==> trial 3 <==
// MIPS
module MIPS(
    input [15:0] data_in,
    input clk,
    input interrupt,
    input reset,
    output [15:0] data_out,
    output [15:0] pm_addr,
    input [31:0] pm_rdata,
    output dm_en,
    output dm_we,
    output [15:0] dm_addr,
    output [15:0] dm_wdata,
    input [15:0] dm_rdata
    );
wire [31:0] ins;
wire [15:0] A;
wire [15:0] B;
wire [15:0] Current_Address;
wire [15:0] ans_ex;
wire [15:0] ans_dm;
wire [15:0] ans_wb;
wire [1:0] mux_sel_A;
wire [1:0] mux_sel_B;
wire imm_sel;
assign pm_addr = Current_Address;
wire stall,stall_pm,pc_mux_sel;
wire [15:0] jmp_loc;
wire [1:0] flag_ex;
wire [15:0] DM_data;
wire [15:0] imm;
wire [5:0] op_dec;
wire [4:0] RW_dm;
wire mem_en_ex,mem_rw_ex,mem_mux_sel_dm;
JC_block jc(
    .jmp_address_pm(ins[14:0]),
    .current_address(Current_Address),
    .op(ins[31:26]),
    .flag_ex(flag_ex),
    .interrupt(interrupt),
    .clk(clk),
    .reset(reset),
    .jmp_loc(jmp_loc),
    .pc_mux_sel(pc_mux_sel)
    );
stall_control_block sc(
    .op(ins[31:26]),
    .clk(clk),
    .reset(reset),
    .stall(stall),
    .stall_pm(stall_pm)
    );
program_memory_block pm(
    .ins(ins),
    .current_address(Current_Address),
    .jmp_loc(jmp_loc),
    .pc_mux_sel(pc_mux_sel),
    .pm_rdata(pm_rdata),
    .stall(stall),
    .stall_pm(stall_pm),
    .reset(reset),
    .clk(clk)
    );
Register_Bank_Block reg_bank(
    .ans_ex(ans_ex),
    .ans_dm(ans_dm),
    .ans_wb(ans_wb),
    .imm(imm),
    .RA(ins[20:16]),
    .RB(ins[15:11]),
    .RW_dm(RW_dm),
    .mux_sel_A(mux_sel_A),
    .mux_sel_B(mux_sel_B),
    .imm_sel(imm_sel),
    .clk(clk),
    .A(A),
    .B(B)
    );
execution_block ex(
		.A(A),
		.B(B),
      .data_in(data_in),
      .op_dec(op_dec),
      .clk(clk),
      .reset(reset),
      .ans_ex(ans_ex),
      .DM_data(DM_data),
      .data_out(data_out),
      .flag_ex(flag_ex)
		);
Data_Memory_Block dm(
  ...
Settings: LEC_CHECK=0, CAP_MARGIN=20, CELL_PAD_IN_SITES_DETAIL_PLACEMENT=2, CORE_MARGIN=10, CORE_UTILIZATION=40, CTS_CLUSTER_DIAMETER=391, CTS_CLUSTER_SIZE=52, GPL_ROUTABILITY_DRIVEN=0, MAX_ROUTING_LAYER=met4, MIN_ROUTING_LAYER=met2, PLACE_DENSITY_LB_ADDON=0.13, SETUP_SLACK_MARGIN=0.2, SLEW_MARGIN=20; clock period 12.0 ns.
run.sh (not shown) runs the stock make flow with config.mk's settings and CLKGATE_MAP_FILE=.
==> trial 72 (differences from trial 3) <==
CAP_MARGIN = 5   (was 20)
CELL_PAD_IN_SITES_DETAIL_PLACEMENT = 1   (was 2)
CORE_ASPECT_RATIO = 0.77   (was default)
CORE_MARGIN = 5   (was 10)
CTS_CLUSTER_DIAMETER = default   (was 391)
CTS_CLUSTER_SIZE = default   (was 52)
GPL_TIMING_DRIVEN = 1   (was default)
HOLD_SLACK_MARGIN = 0.26   (was default)
MAX_ROUTING_LAYER = default   (was met4)
MIN_ROUTING_LAYER = default   (was met2)
PLACE_DENSITY = 0.37   (was default)
PLACE_DENSITY_LB_ADDON = default   (was 0.13)
SETUP_SLACK_MARGIN = 1.17   (was 0.2)
SLEW_MARGIN = 30   (was 20)
TNS_END_PERCENT = 15   (was default)
==> flow/constraint.sdc (replaced) <==
create_clock -name core_clock -period 9.32 [get_ports {clk}]
set_input_delay 1.8640 -clock core_clock [delete_from_list [all_inputs] [get_ports {clk}]]
set_output_delay 1.8640 -clock core_clock [all_outputs]
set_load 0.01 [all_outputs]
==> build 49 (differences from trial 3) <==
CELL_PAD_IN_SITES_DETAIL_PLACEMENT = default   (was 2)
CORE_MARGIN = 2   (was 10)
CORE_UTILIZATION = 57   (was 40)
CTS_CLUSTER_DIAMETER = default   (was 391)
CTS_CLUSTER_SIZE = 51   (was 52)
GPL_ROUTABILITY_DRIVEN = default   (was 0)
MAX_ROUTING_LAYER = default   (was met4)
MIN_ROUTING_LAYER = default   (was met2)
PLACE_DENSITY_LB_ADDON = default   (was 0.13)
SETUP_SLACK_MARGIN = default   (was 0.2)
==> flow/constraint.sdc (replaced) <==
create_clock -name core_clock -period 6.33 [get_ports {clk}]
set_input_delay 1.2660 -clock core_clock [delete_from_list [all_inputs] [get_ports {clk}]]
set_output_delay 1.2660 -clock core_clock [all_outputs]
set_load 0.01 [all_outputs]
==> build 81 (differences from trial 3) <==
CELL_PAD_IN_SITES_DETAIL_PLACEMENT = default   (was 2)
CORE_MARGIN = 2   (was 10)
CORE_UTILIZATION = 10   (was 40)
CTS_CLUSTER_DIAMETER = default   (was 391)
CTS_CLUSTER_SIZE = default   (was 52)
GPL_ROUTABILITY_DRIVEN = default   (was 0)
MAX_ROUTING_LAYER = default   (was met4)
MIN_ROUTING_LAYER = default   (was met2)
PLACE_DENSITY = 0.6   (was default)
PLACE_DENSITY_LB_ADDON = default   (was 0.13)
SETUP_SLACK_MARGIN = default   (was 0.2)
==> flow/constraint.sdc (replaced) <==
create_clock -name core_clock -period 18.6 [get_ports {clk}]
set_input_delay 3.7200 -clock core_clock [delete_from_list [all_inputs] [get_ports {clk}]]
set_output_delay 3.7200 -clock core_clock [all_outputs]
set_load 0.01 [all_outputs]
==> notes <==
Of build 49 and trial 72, trial 72 has the higher final cell count (gap about 3%, measured against trial 72). In trial 72 the non-clock buffer count is lower than in build 49, by 244. In trial 72 the sequential share of layout area is higher than in build 81, by 3.0 points. The lowest die area belongs to build 49, the highest to build 81. Clock skew, lowest first: build 49, trial 72, build 81. Against build 49, the combinational power of build 81 is smaller by about 70%. First-iteration DRC count, highest first: build 49, trial 72, build 81. Clock power, highest first: build 49, trial 72, build 81. Setup slack, highest first: build 81, trial 72, build 49. In trial 72 the via count is lower than in build 49, by 7.1%. Build 49 finished but fails on negative setup slack. Trial 72 produced a clean layout. Trial 3 stopped in 5_1_grt on GRT-0116. Build 81 passed the timing, DRC and antenna checks.

* * *

==> 10-15: inputs <==
MIPS again, from the RTL that the note above started with.
## MIPS
module MIPS(
    input [15:0] data_in,
    input clk,
    input interrupt,
    input reset,
    output [15:0] data_out,
    output [15:0] pm_addr,
    input [31:0] pm_rdata,
    output dm_en,
    output dm_we,
    output [15:0] dm_addr,
    output [15:0] dm_wdata,
    input [15:0] dm_rdata
    );
wire [31:0] ins;
wire [15:0] A;
wire [15:0] B;
wire [15:0] Current_Address;
wire [15:0] ans_ex;
wire [15:0] ans_dm;
wire [15:0] ans_wb;
wire [1:0] mux_sel_A;
wire [1:0] mux_sel_B;
wire imm_sel;
assign pm_addr = Current_Address;
wire stall,stall_pm,pc_mux_sel;
wire [15:0] jmp_loc;
wire [1:0] flag_ex;
wire [15:0] DM_data;
wire [15:0] imm;
wire [5:0] op_dec;
wire [4:0] RW_dm;
wire mem_en_ex,mem_rw_ex,mem_mux_sel_dm;
JC_block jc(
    .jmp_address_pm(ins[14:0]),
    .current_address(Current_Address),
    .op(ins[31:26]),
    .flag_ex(flag_ex),
    .interrupt(interrupt),
    .clk(clk),
    .reset(reset),
    .jmp_loc(jmp_loc),
    .pc_mux_sel(pc_mux_sel)
    );
stall_control_block sc(
    .op(ins[31:26]),
    .clk(clk),
    .reset(reset),
    .stall(stall),
    .stall_pm(stall_pm)
    );
program_memory_block pm(
    .ins(ins),
    .current_address(Current_Address),
    .jmp_loc(jmp_loc),
    .pc_mux_sel(pc_mux_sel),
    .pm_rdata(pm_rdata),
    .stall(stall),
    .stall_pm(stall_pm),
    .reset(reset),
    .clk(clk)
    );
Register_Bank_Block reg_bank(
    .ans_ex(ans_ex),
    .ans_dm(ans_dm),
    .ans_wb(ans_wb),
    .imm(imm),
    .RA(ins[20:16]),
    .RB(ins[15:11]),
    .RW_dm(RW_dm),
    .mux_sel_A(mux_sel_A),
    .mux_sel_B(mux_sel_B),
    .imm_sel(imm_sel),
    .clk(clk),
    .A(A),
    .B(B)
    );
execution_block ex(
		.A(A),
		.B(B),
  ...
clock: 15.1 ns
lec_check: 0
abc_area: 0
cap_margin: 20
cell_pad_in_sites_global_placement: 1
core_aspect_ratio: 1.95
core_margin: 5
core_utilization: 57
cts_cluster_diameter: 227
gpl_routability_driven: 1
gpl_timing_driven: 0
max_routing_layer: met5
min_routing_layer: met2
place_density: 0.49
setup_slack_margin: 0.02
slew_margin: 20
==> 02-12: changes against 10-15 <==
Settings changed: ABC_AREA 0 to default, CELL_PAD_IN_SITES_GLOBAL_PLACEMENT 1 to default, CORE_ASPECT_RATIO 1.95 to default, CORE_MARGIN 5 to 2, CORE_UTILIZATION 57 to 58, CTS_CLUSTER_DIAMETER 227 to default, GPL_ROUTABILITY_DRIVEN 1 to default, GPL_TIMING_DRIVEN 0 to default, MAX_ROUTING_LAYER met5 to default, MIN_ROUTING_LAYER met2 to default, PLACE_DENSITY 0.49 to 0.6, SETUP_SLACK_MARGIN 0.02 to default.
==> flow/constraint.sdc (replaced) <==
create_clock -name core_clock -period 6.37 [get_ports {clk}]
set_input_delay 1.2740 -clock core_clock [delete_from_list [all_inputs] [get_ports {clk}]]
set_output_delay 1.2740 -clock core_clock [all_outputs]
set_load 0.01 [all_outputs]
==> comparison <==
- 10-15 stopped in global routing (5_1_grt). 02-12 finished but fails on setup timing.
- Against 02-12, the die size of 10-15 is higher by about 7%.
- Synthesized area is the same in 10-15 and 02-12.
- Synthesized cell count is the same in 02-12 and 10-15.
==> figures <==
quantity	02-12	10-15
Post-detailed-placement cell area	45250 um2	43440 um2
Placed instance count	5193	5079
Starting Density	58.78%	57.42%
CTS resizes	166	0
Number of buffers added by the clock tree synthesis step	78	69
Setup slack at placement	-1425 ps	623.6 ps
Placement Rows	96	136
Postcts setup bufs	94	0
Result of the run	complete, but fails checks	stopped before the end
Failing step	-	global routing (5_1_grt)
Violated checks	setup timing	-
Chip area	71870 um2	76700 um2
GPL Wtd Cong	1.091	1.701
CORE AREA	68830 um2	70450 um2
Vertical die size	268.1 um	382.0 um
Horizontal extent of the die	268.1 um	200.8 um

* * *

==> v29: inputs <==
Starting RTL as in the previous note.
export LEC_CHECK = 0
export ABC_AREA = 1
export CAP_MARGIN = 35
export CELL_PAD_IN_SITES_DETAIL_PLACEMENT = 1
export CELL_PAD_IN_SITES_GLOBAL_PLACEMENT = 3
export CORE_ASPECT_RATIO = 1.71
export CORE_MARGIN = 10
export CORE_UTILIZATION = 23
export CTS_CLUSTER_DIAMETER = 205
export GPL_ROUTABILITY_DRIVEN = 1
export GPL_TIMING_DRIVEN = 1
export HOLD_SLACK_MARGIN = -0.01
export MAX_ROUTING_LAYER = met4
export MIN_ROUTING_LAYER = met2
export SLEW_MARGIN = 20
export TNS_END_PERCENT = 70
create_clock -name core_clock -period 11.7 [get_ports {clk}]
==> v27: changes against v29 <==
Settings changed: ABC_AREA 1 to unset, CAP_MARGIN 35 to 20, CELL_PAD_IN_SITES_DETAIL_PLACEMENT 1 to unset, CELL_PAD_IN_SITES_GLOBAL_PLACEMENT 3 to unset, CORE_ASPECT_RATIO 1.71 to unset, CORE_MARGIN 10 to 2, CORE_UTILIZATION 23 to 40, CTS_CLUSTER_DIAMETER 205 to unset, GPL_ROUTABILITY_DRIVEN 1 to unset, GPL_TIMING_DRIVEN 1 to unset, HOLD_SLACK_MARGIN -0.01 to unset, MAX_ROUTING_LAYER met4 to unset, MIN_ROUTING_LAYER met2 to unset, PLACE_DENSITY set to 0.6, TNS_END_PERCENT 70 to unset.
==> flow/constraint.sdc (replaced) <==
create_clock -name core_clock -period 6.8 [get_ports {clk}]
set_input_delay 1.3600 -clock core_clock [delete_from_list [all_inputs] [get_ports {clk}]]
set_output_delay 1.3600 -clock core_clock [all_outputs]
set_load 0.01 [all_outputs]
==> notes.md <==
run results: result of the run aborted with a tool error, last flow stage reached detailed routing, Stop Error [ERROR DRT-0255] Maze Route cannot find path of net pm_rdata[10] in worker of routeBox ( 289800 386400 ) ( 341035 434700 )., CTS Buf Count 83, Placement Rows 201, largest net degree at the start of global routing 168, netlist area before placement 40500 µm², gr usage total 0.368, AO/OA Area Share 0.180, y dimension of the die 569 µm, Synth Register Bits 750, sequential area share after synthesis 0.497, net count after synthesis 5003, routability-driven placement congestion ratio 1.04, GRT met3 Usage 0.387, met2 layer usage reported by global route 0.469
Source of the figures above: v29

==> notes.md <==
run results: Synth Register Bits 749, sequential area share after synthesis 0.497, gr usage total 0.311, mean number of vias per cell 6.24, setup violators final 16, Placement Rows 116, y dimension of the die 322 µm, violated checks setup timing, routability-driven placement congestion ratio 1.05, net count after synthesis 4135, largest net degree at the start of global routing 122, io pins 133, result of the run finished with violations, post-route setup slack -0.405 ns, CTS Buf Count 84, AO/OA Area Share 0.139
Source of the figures above: v27


* * *

==> 05-12 <==
MIPS again, from the RTL that the note above started with.
==> flow/config.mk <==
export PLATFORM = sky130hd
export DESIGN_NAME = MIPS
export DESIGN_NICKNAME = MIPS
export VERILOG_FILES = /design/flow/design.v
export SDC_FILE = /design/flow/constraint.sdc
export NUM_CORES = 4
export LEC_CHECK = 0
export CAP_MARGIN = 20
export CELL_PAD_IN_SITES_DETAIL_PLACEMENT = 2
export CORE_MARGIN = 10
export CORE_UTILIZATION = 40
export CTS_CLUSTER_DIAMETER = 391
export GPL_ROUTABILITY_DRIVEN = 0
export MAX_ROUTING_LAYER = met4
export PLACE_DENSITY_LB_ADDON = 0.13
export SLEW_MARGIN = 20
==> flow/constraint.sdc <==
create_clock -name core_clock -period 12.0 [get_ports {clk}]
set_input_delay 2.4000 -clock core_clock [delete_from_list [all_inputs] [get_ports {clk}]]
set_output_delay 2.4000 -clock core_clock [all_outputs]
set_load 0.01 [all_outputs]
==> 01-02: changes against 05-12 <==
- CAP_MARGIN: 20 -> 40
- CELL_PAD_IN_SITES_DETAIL_PLACEMENT: 2 -> 0
- CELL_PAD_IN_SITES_GLOBAL_PLACEMENT: default -> 1
- CORE_MARGIN: 10 -> 2
- CORE_UTILIZATION: 40 -> 55
- CTS_CLUSTER_DIAMETER: 391 -> 205
- GPL_TIMING_DRIVEN: default -> 1
- MAX_ROUTING_LAYER: met4 -> default
- PLACE_DENSITY_LB_ADDON: 0.13 -> default
==> flow/constraint.sdc (replaced) <==
create_clock -name core_clock -period 6.41 [get_ports {clk}]
set_input_delay 1.2820 -clock core_clock [delete_from_list [all_inputs] [get_ports {clk}]]
set_output_delay 1.2820 -clock core_clock [all_outputs]
set_load 0.01 [all_outputs]
==> 05-17: changes against 05-12 <==
- CAP_MARGIN: 20 -> 5
- CELL_PAD_IN_SITES_DETAIL_PLACEMENT: 2 -> 0
- CELL_PAD_IN_SITES_GLOBAL_PLACEMENT: default -> 1
- CORE_MARGIN: 10 -> 2
- CORE_UTILIZATION: 40 -> 61
- CTS_CLUSTER_DIAMETER: 391 -> 205
- GPL_TIMING_DRIVEN: default -> 1
- MAX_ROUTING_LAYER: met4 -> default
- PLACE_DENSITY_LB_ADDON: 0.13 -> default
- SETUP_SLACK_MARGIN: default -> 1.25
==> flow/constraint.sdc (replaced) <==
create_clock -name core_clock -period 6.41 [get_ports {clk}]
set_input_delay 1.2820 -clock core_clock [delete_from_list [all_inputs] [get_ports {clk}]]
set_output_delay 1.2820 -clock core_clock [all_outputs]
set_load 0.01 [all_outputs]
==> reports/results.tsv <==
metric	value	unit
status	finished clean	
Flop pwr share	37.5	%
Max VDD drop	0.000112	V
Latency at later pin	0.71	ns
leakage	16.7	nW
Slew headroom	20.6	%
CP peak stage delay	0.62	ns
met1 wire length	69800	um
Seq. pwr	3.01	mW
Power, Total	8.04	mW
endpoints failing setup	0	
the above is filed under 05-12

==> reports/results.tsv <==
metric	value	unit
Failed Checks	negative setup slack	
status	complete, but fails checks	
CP peak stage delay	0.44	ns
leakage	18.6	nW
sw frac	34.8	%
Flop pwr share	36.0	%
Latency at later pin	0.66	ns
Slew headroom	16.1	%
final setup margin	-0.616	ns
endpoints failing setup	26	
Seq. pwr	5.60	mW
synthesized area per cell	10.1	um^2
the above is filed under 05-17

==> reports/results.tsv <==
metric	value	unit
Failed Checks	negative setup slack	
final setup margin	-0.554	ns
Slew headroom	36.8	%
CP peak stage delay	0.44	ns
endpoints failing setup	25	
Max VDD drop	0.000273	V
leakage	18.3	nW
met1 wire length	57200	um
Power, Total	15.2	mW
Seq. pwr	5.59	mW
status	complete, but fails checks	
the above is filed under 01-02

Power is estimated from default activity; no workload was simulated.
